==> inputs of trial 48 <==
==> flow/design.v <==
module FDIVIDER(
    input  logic ACLK,
    input  logic RESTN,
    output logic SCLK,
    output logic TICK    
);
logic [3:0]count;
assign TICK = (count == 4'd4) && !SCLK;
always_ff@(posedge ACLK)begin
    if(!RESTN)begin
        count <= 0;
        SCLK <= 0;
    end else begin
        if(count == 4'd4)begin
            count <= 0;
            SCLK <= ~SCLK;
        end else begin
            count <= count +1;
        end
    end
end
endmodule
module FIFO_MANAGER(
    input logic Tx_full,
    input logic SS_full,
    input logic Tx_empty,
    input logic SS_empty,
    output logic FREADY_full,
    output logic FREADY_empty
);
always_comb begin : Full_empty_block
    if(Tx_full | SS_full)begin
        FREADY_full = 0;
    end else begin
        FREADY_full = 1;
    end
    if(Tx_empty | SS_empty) begin
        FREADY_empty = 0;
    end else begin
        FREADY_empty = 1;
    end
end
endmodule
module Async_Tx_FIFO #(
    parameter DATA_WIDTH = 32,
    parameter ADDR_WIDTH = 4  
)(
    input  logic [DATA_WIDTH-1:0] data_in,
    input  logic wr_en,
    input  logic rd_en,
    input  logic ACLK,    
    input  logic SCLK,    
    input  logic rst_n,
    output logic [DATA_WIDTH-1:0] data_out,
    output logic empty,
    output logic full
);
    logic [DATA_WIDTH-1:0] mem [0:(1<<ADDR_WIDTH)-1];
    logic [ADDR_WIDTH:0] wr_ptr_bin, rd_ptr_bin;
    logic [ADDR_WIDTH:0] wr_ptr_gry, rd_ptr_gry;
    logic [ADDR_WIDTH:0] wr_ptr_sync1, wr_ptr_sync2;
    logic [ADDR_WIDTH:0] rd_ptr_sync1, rd_ptr_sync2;
    always_ff @(posedge ACLK) begin
        if (!rst_n) begin
            wr_ptr_bin <= 0;
            wr_ptr_gry <= 0;
        end else if (wr_en && !full) begin
            wr_ptr_bin <= wr_ptr_bin + 1;
            wr_ptr_gry <= ((wr_ptr_bin + 1) >> 1) ^ (wr_ptr_bin + 1);
        end
    end
    always_ff @(posedge ACLK) begin
        if (rst_n && wr_en && !full)
            mem[wr_ptr_bin[ADDR_WIDTH-1:0]] <= data_in;
    end
    always_ff @(posedge ACLK) begin
        if (!rst_n) begin
            rd_ptr_bin <= 0;
            rd_ptr_gry <= 0;
            data_out   <= 0;
        end else if (SCLK && rd_en && !empty) begin
            rd_ptr_bin <= rd_ptr_bin + 1;
            rd_ptr_gry <= ((rd_ptr_bin + 1) >> 1) ^ (rd_ptr_bin + 1);
            data_out   <= mem[rd_ptr_bin[ADDR_WIDTH-1:0]];
        end
    end
    always_ff @(posedge ACLK) begin
        if (!rst_n) begin
            wr_ptr_sync1 <= 0;
            wr_ptr_sync2 <= 0;
        end else if (SCLK) begin
            wr_ptr_sync1 <= wr_ptr_gry;
            wr_ptr_sync2 <= wr_ptr_sync1;
        end
    end
    always_ff @(posedge ACLK) begin
        if (!rst_n) begin
            rd_ptr_sync1 <= 0;
            rd_ptr_sync2 <= 0;
        end else begin
            rd_ptr_sync1 <= rd_ptr_gry;
            rd_ptr_sync2 <= rd_ptr_sync1;
        end
    end
    assign empty = (wr_ptr_sync2 == rd_ptr_gry);
    assign full  = (wr_ptr_gry == {~rd_ptr_sync2[ADDR_WIDTH:ADDR_WIDTH-1], rd_ptr_sync2[ADDR_WIDTH-2:0]});
endmodule
module Async_SS_FIFO #(
    parameter DATA_WIDTH = 32,
    parameter ADDR_WIDTH = 4  
)(
    input  logic [DATA_WIDTH-1:0] data_in,
    input  logic wr_en,
    input  logic rd_en,
    input  logic ACLK,    
    input  logic SCLK,    
    input  logic rst_n,
    output logic [DATA_WIDTH-1:0] data_out,
    output logic empty,
    output logic full
);
    logic [DATA_WIDTH-1:0] mem [0:(1<<ADDR_WIDTH)-1];
    logic [ADDR_WIDTH:0] wr_ptr_bin, rd_ptr_bin;
    logic [ADDR_WIDTH:0] wr_ptr_gry, rd_ptr_gry;
    logic [ADDR_WIDTH:0] wr_ptr_sync1, wr_ptr_sync2;
    logic [ADDR_WIDTH:0] rd_ptr_sync1, rd_ptr_sync2;
    always_ff @(posedge ACLK) begin
        if (!rst_n) begin
            wr_ptr_bin <= 0;
            wr_ptr_gry <= 0;
        end else if (wr_en && !full) begin
            wr_ptr_bin <= wr_ptr_bin + 1;
            wr_ptr_gry <= ((wr_ptr_bin + 1) >> 1) ^ (wr_ptr_bin + 1);
        end
    end
    always_ff @(posedge ACLK) begin
        if (rst_n && wr_en && !full)
            mem[wr_ptr_bin[ADDR_WIDTH-1:0]] <= data_in;
    end
    always_ff @(posedge ACLK) begin
        if (!rst_n) begin
            rd_ptr_bin <= 0;
            rd_ptr_gry <= 0;
            data_out   <= 0;
        end else if (SCLK && rd_en && !empty) begin
            rd_ptr_bin <= rd_ptr_bin + 1;
            rd_ptr_gry <= ((rd_ptr_bin + 1) >> 1) ^ (rd_ptr_bin + 1);
            data_out   <= mem[rd_ptr_bin[ADDR_WIDTH-1:0]];
        end
    end
    always_ff @(posedge ACLK) begin
        if (!rst_n) begin
            wr_ptr_sync1 <= 0;
            wr_ptr_sync2 <= 0;
        end else if (SCLK) begin
            wr_ptr_sync1 <= wr_ptr_gry;
            wr_ptr_sync2 <= wr_ptr_sync1;
        end
    end
    always_ff @(posedge ACLK) begin
        if (!rst_n) begin
            rd_ptr_sync1 <= 0;
            rd_ptr_sync2 <= 0;
        end else begin
            rd_ptr_sync1 <= rd_ptr_gry;
            rd_ptr_sync2 <= rd_ptr_sync1;
        end
    end
    assign empty = (wr_ptr_sync2 == rd_ptr_gry);
    assign full  = (wr_ptr_gry == {~rd_ptr_sync2[ADDR_WIDTH:ADDR_WIDTH-1], rd_ptr_sync2[ADDR_WIDTH-2:0]});
endmodule
module AXI_SLAVE(
    input logic ACLK,
    input logic ARESETN,
    input logic [31:0]AWADDR,
    input logic AWVALID,
    output logic AWREADY,
    input logic [31:0]WDATA,
    input logic WVALID,
    output logic WREADY,
    output logic[1:0]BRESP,
    output logic BVALID,
    input logic BREADY,
    input logic FREADY_full,
    output logic wr_en,
    output logic[31:0]Tx_data_out,
    output logic[31:0]SS_data_out
);
 localparam logic [31:0] Tx_address = 32'h0;
 localparam logic [31:0] SS_address = 32'h2;
 typedef enum logic[1:0]{
    IDEAL,
    DECODE,
    EXECUTE
 } state_t;
typedef enum logic{
    START,
    OK
}phase_t;
logic ready;
logic [31:0]data_buffer_1;
logic [31:0]addr_buffr;
state_t state;
phase_t phase;
logic AWalrt;
logic Walrt;
always_ff@(posedge ACLK)begin : AXI_SLAVE
    if(!ARESETN)begin
        wr_en <= 0;
        state <= IDEAL;
        BRESP <= 2'b00;
        BVALID <= 0;
        Tx_data_out <= 0;
        SS_data_out <= 0;
    end else begin
        wr_en <= 0;
        case(state)
            IDEAL: begin
                BRESP <= 2'b00;
                if(ready) begin
                    state <= DECODE;
                end
            end
            DECODE:begin
                BRESP <= 2'b00;
                case(addr_buffr)
                    Tx_address: begin
                        Tx_data_out <= data_buffer_1;
                        BRESP <= 2'b00;
                    end
                    SS_address: begin
                        SS_data_out <= data_buffer_1;
                        BRESP <= 2'b00;
                    end
                    default: begin
                        BRESP <= 2'b10;
                    end
                endcase
                if(BVALID & BREADY) begin
                    BVALID <= 0;
                    state <= EXECUTE;
                end else begin
                    BVALID <= 1;
                end
            end
            EXECUTE:begin
                BVALID <= 0;
                wr_en <= (addr_buffr == Tx_address);  
                state <= IDEAL;
                BRESP <= 2'b00;
            end
            default: state <= IDEAL;
        endcase
    end
end
always_ff@(posedge ACLK)begin : handshake_block
    if(!ARESETN)begin
        phase <= START;
        ready <= 0;
        AWalrt <= 0;
        Walrt <= 0;
    end else begin
        case(phase)
            START:begin
                if(AWVALID & AWREADY) begin
                    AWalrt <= 1;  
                    addr_buffr <= AWADDR;
                 end
                if(WVALID & WREADY)begin
                    Walrt <= 1;     
                    data_buffer_1 <= WDATA;
                end
                if(AWalrt & Walrt) begin    
                ready <= 1; 
                phase <= OK;
                end
            end
            OK:begin
                ready <= 0;
                AWalrt <= 0;
                Walrt <= 0;
                if(BVALID & BREADY) begin  
                    phase <= START; 
                end
            end
        endcase
    end
end
always_comb begin : ready_block
    if(FREADY_full && (phase == START) && (state == IDEAL) && !wr_en)begin
        AWREADY = !AWalrt;
        WREADY = !Walrt;
    end else begin
        AWREADY = 0;
        WREADY = 0;
    end
end
endmodule
module DATA_BUFFER(
    input logic[31:0] din_1,
    input logic[31:0]din_2,
    input logic go,
    input logic ACLK,
    input logic SCLK,
    input logic ARESETN,
    input logic SRESP,
    output logic DREADY,
    output logic [33:0]dout
);
typedef enum logic[2:0]{
    IDEAL,
    WAIT_FIFO,
    FETCH,
    CONCATENATE,
    VALIDATE
} state_t;
logic [31:0] SS_buffer_1;
logic [1:0] SS_buffer_2;
state_t state;
always_ff@(posedge ACLK) begin : data_fetch_block
    if(!ARESETN)begin
        state <= IDEAL;
        DREADY <= 0;
    end else if(SCLK) begin
        case(state)
            IDEAL:begin
                DREADY <= 0;
                if(go) begin
                    state <= WAIT_FIFO;
                end
            end
            WAIT_FIFO: begin
                state <= FETCH;
            end
            FETCH:begin
                SS_buffer_1 <= din_1;
                SS_buffer_2 <= din_2[1:0];
                state <= CONCATENATE;
            end
            CONCATENATE:begin
                dout <= {SS_buffer_2,SS_buffer_1};
                state <= VALIDATE;
                DREADY <= 1;
            end
            VALIDATE:begin
                if(DREADY & SRESP)begin
                    state <= IDEAL;
                end
            end
            default: state <= IDEAL;
        endcase
    end
end
endmodule
module SPI_MASTER(
    input logic ACLK,
    input logic FSCLK,
    input logic FTICK,
    input logic ARESETN,
    input logic FREADY_empty,
    input logic DREADY,
    input logic [33:0] din,
    output logic go,
    output logic SRESP,
    output logic rd_en,
    output logic[1:0]SS,
    output logic MOSI,
    output logic SCLK,
    input logic MISO
);
typedef enum logic[2:0]{
    IDEAL,
    WAIT_FIFO,
    FETCH,
    START,
    DONE,
    VALIDATE
} state_t;
logic [5:0]count;
logic [31:0] data_buffer_3;
logic [1:0] data_buffer_4;
state_t state;
assign SCLK = (state == START && count != 6'd0) ? FSCLK : 0;
always_ff@(posedge ACLK) begin : main_FSM_block
    if(!ARESETN)begin
        state <= IDEAL;
        count <= 0;
        rd_en <= 0;
        go <= 0;
        SRESP <= 0;
        SS <= 0;
        MOSI <= 0;
    end else if(FTICK) begin
        case(state)
            IDEAL:begin
                go <= 0;
                if(FREADY_empty)begin
                    go <= 1;
                    rd_en <= 1;
                    state <= WAIT_FIFO;
                    count <= 0;
                end
            end
            WAIT_FIFO:begin
                rd_en <= 0;
                go <= 0;
                state <=FETCH;
            end
            FETCH:begin
                if(DREADY) begin
                    data_buffer_3 <= din[31:0];
                    data_buffer_4 <= din[33:32];
                    SS <= din[33:32];
                    state <= START;
                end
            end
            START:begin
                if(count == 6'd32) begin
                    state <= DONE;
                end else begin
                    if(DREADY) begin
                        MOSI <= data_buffer_3[31];
                        data_buffer_3 <= {data_buffer_3[30:0],1'b0};
                        count <= count +1;
                    end
                end
            end
            DONE: begin
                SRESP <= 1;
                state <= VALIDATE;
            end
            VALIDATE:begin
                SRESP <= 0;
                state <= IDEAL;
            end
            default: state <= IDEAL;
        endcase
    end
end
endmodule
module Module_Wrapper (
    input logic ACLK,
    input logic ARESETN,
    input  logic [31:0] AWADDR,
    input  logic AWVALID,
    output logic AWREADY,
    input  logic [31:0] WDATA,
    input  logic WVALID,
    output logic WREADY,
    output logic [1:0] BRESP,
    output logic BVALID,
    input  logic BREADY,
    output logic [1:0] SS,
    output logic MOSI,
    output logic SCLK,
    input  logic MISO
);
    logic sclk_int, sclk_tick;
    logic fready_full, fready_empty;
    logic wr_en, rd_en;
    logic [31:0] tx_data_bus, ss_data_bus;
    logic [31:0] fifo_tx_out, fifo_ss_out;
    logic [33:0] data_to_master;
    logic go, dready, sresp;
    logic tx_full, tx_empty, ss_full, ss_empty;
    FDIVIDER fdiv_inst (
        .ACLK(ACLK),
        .RESTN(ARESETN),
        .SCLK(sclk_int),
        .TICK(sclk_tick)
    );
    AXI_SLAVE axi_inst (
        .ACLK(ACLK),
        .ARESETN(ARESETN),
        .AWADDR(AWADDR), .AWVALID(AWVALID), .AWREADY(AWREADY),
        .WDATA(WDATA), .WVALID(WVALID), .WREADY(WREADY),
        .BRESP(BRESP), .BVALID(BVALID), .BREADY(BREADY),
        .FREADY_full(fready_full),
        .wr_en(wr_en),
        .Tx_data_out(tx_data_bus),
        .SS_data_out(ss_data_bus)
    );
    Async_Tx_FIFO tx_fifo_inst (
        .ACLK(ACLK),
        .SCLK(sclk_tick),
        .rst_n(ARESETN),
        .data_in(tx_data_bus),
        .wr_en(wr_en),
        .rd_en(rd_en),
        .data_out(fifo_tx_out),
        .full(tx_full),
        .empty(tx_empty)
    );
    Async_SS_FIFO ss_fifo_inst (
        .ACLK(ACLK),
        .SCLK(sclk_tick),
        .rst_n(ARESETN),
        .data_in(ss_data_bus),
        .wr_en(wr_en),
        .rd_en(rd_en),
        .data_out(fifo_ss_out),
        .full(ss_full),
        .empty(ss_empty)
    );
    FIFO_MANAGER fifo_mgmt_inst (
        .Tx_full(tx_full), .SS_full(ss_full),
        .Tx_empty(tx_empty), .SS_empty(ss_empty),
        .FREADY_full(fready_full), .FREADY_empty(fready_empty)
    );
    DATA_BUFFER dbuff_inst (
        .din_1(fifo_tx_out), .din_2(fifo_ss_out),
        .go(go), .ACLK(ACLK), .SCLK(sclk_tick), .ARESETN(ARESETN),
        .SRESP(sresp), .DREADY(dready),
        .dout(data_to_master)
    );
    SPI_MASTER master_inst (
        .ACLK(ACLK), .FSCLK(sclk_int), .FTICK(sclk_tick), .ARESETN(ARESETN),
        .FREADY_empty(fready_empty),
        .DREADY(dready), .din(data_to_master),
        .go(go), .SRESP(sresp), .rd_en(rd_en),
        .SS(SS), .MOSI(MOSI), .SCLK(SCLK), .MISO(MISO)
    );
endmodule
==> flow/run.sh <==
#!/bin/bash
# the make line also repeats each setting of config.mk as NAME=value (left out here)
make -C /OpenROAD-flow-scripts/flow DESIGN_CONFIG=/design/flow/config.mk WORK_HOME=/design/flow/orfs CLKGATE_MAP_FILE= finish
==> flow/config.mk <==
export PLATFORM = sky130hd
export DESIGN_NAME = Module_Wrapper
export DESIGN_NICKNAME = Module_Wrapper
export VERILOG_FILES = /design/flow/design.v
export SDC_FILE = /design/flow/constraint.sdc
export NUM_CORES = 4
export LEC_CHECK = 0
export ABC_AREA = 1
export CAP_MARGIN = 20
export CORE_MARGIN = 2
export CORE_UTILIZATION = 70
export PLACE_DENSITY_LB_ADDON = 0.23
export SETUP_SLACK_MARGIN = 0.7
export SLEW_MARGIN = 20
==> flow/constraint.sdc <==
create_clock -name core_clock -period 2.35 [get_ports {ACLK}]
set_input_delay 0.4700 -clock core_clock [delete_from_list [all_inputs] [get_ports {ACLK}]]
set_output_delay 0.4700 -clock core_clock [all_outputs]
set_load 0.01 [all_outputs]
==> trial 7 (differences from trial 48) <==
--- a/flow/config.mk
+++ b/flow/config.mk
@@ -6,9 +6,6 @@
 export NUM_CORES = 4
 export LEC_CHECK = 0
-export ABC_AREA = 1
 export CAP_MARGIN = 20
 export CORE_MARGIN = 2
-export CORE_UTILIZATION = 70
-export PLACE_DENSITY_LB_ADDON = 0.23
-export SETUP_SLACK_MARGIN = 0.7
+export CORE_UTILIZATION = 40
 export SLEW_MARGIN = 20
==> flow/constraint.sdc (replaced) <==
create_clock -name core_clock -period 4.34 [get_ports {ACLK}]
set_input_delay 0.8680 -clock core_clock [delete_from_list [all_inputs] [get_ports {ACLK}]]
set_output_delay 0.8680 -clock core_clock [all_outputs]
set_load 0.01 [all_outputs]
==> trial 17 (differences from trial 48) <==
--- a/flow/config.mk
+++ b/flow/config.mk
@@ -9,6 +9,7 @@
 export CAP_MARGIN = 20
 export CORE_MARGIN = 2
-export CORE_UTILIZATION = 70
-export PLACE_DENSITY_LB_ADDON = 0.23
-export SETUP_SLACK_MARGIN = 0.7
+export CORE_UTILIZATION = 72
+export CTS_CLUSTER_DIAMETER = 79
+export PLACE_DENSITY_LB_ADDON = 0.3
+export SETUP_SLACK_MARGIN = -0.1
 export SLEW_MARGIN = 20
==> flow/constraint.sdc (replaced) <==
create_clock -name core_clock -period 2.14 [get_ports {ACLK}]
set_input_delay 0.4280 -clock core_clock [delete_from_list [all_inputs] [get_ports {ACLK}]]
set_output_delay 0.4280 -clock core_clock [all_outputs]
set_load 0.01 [all_outputs]
==> trial 39 (differences from trial 48) <==
--- a/flow/config.mk
+++ b/flow/config.mk
@@ -9,6 +9,5 @@
 export CAP_MARGIN = 20
 export CORE_MARGIN = 2
-export CORE_UTILIZATION = 70
-export PLACE_DENSITY_LB_ADDON = 0.23
-export SETUP_SLACK_MARGIN = 0.7
+export CORE_UTILIZATION = 72
+export CTS_CLUSTER_DIAMETER = 367
 export SLEW_MARGIN = 20
==> flow/constraint.sdc (replaced) <==
create_clock -name core_clock -period 2.15 [get_ports {ACLK}]
set_input_delay 0.4300 -clock core_clock [delete_from_list [all_inputs] [get_ports {ACLK}]]
set_output_delay 0.4300 -clock core_clock [all_outputs]
set_load 0.01 [all_outputs]
==> flow_metrics.env <==
# source this file to load flow results
export IMPL_synth_cells_yosys=1913
export IMPL_detailroute_wirelength_met2_um=32300
export IMPL_tap_cells=1134
export IMPL_run_status="finished clean"
-- figures above: trial 7

==> flow_metrics.env <==
# source this file to load flow results
export IMPL_run_status="failed layout checks"
export IMPL_report_final_setup_viol=3
export IMPL_setup_slack_ns=-0.185
export IMPL_tap_cells=615
export IMPL_so_faults="setup timing"
-- figures above: trial 17

==> flow_metrics.env <==
# source this file to load flow results
export IMPL_run_status="failed layout checks"
export IMPL_report_final_setup_viol=505
export IMPL_setup_slack_ns=-0.391
export IMPL_tap_cells=664
export IMPL_so_faults="setup timing"
export IMPL_synth_cells_yosys=2977
-- figures above: trial 48

==> flow_metrics.env <==
# source this file to load flow results
export IMPL_synth_cells_yosys=2977
export IMPL_cts_root_buf="sky130_fd_sc_hd__clkbuf_16"
export IMPL_run_status="failed layout checks"
export IMPL_synth_xor_area_share_pct=0.934
export IMPL_report_final_setup_viol=2
export IMPL_setup_slack_ns=-0.253
export IMPL_so_faults="setup timing"
-- figures above: trial 39

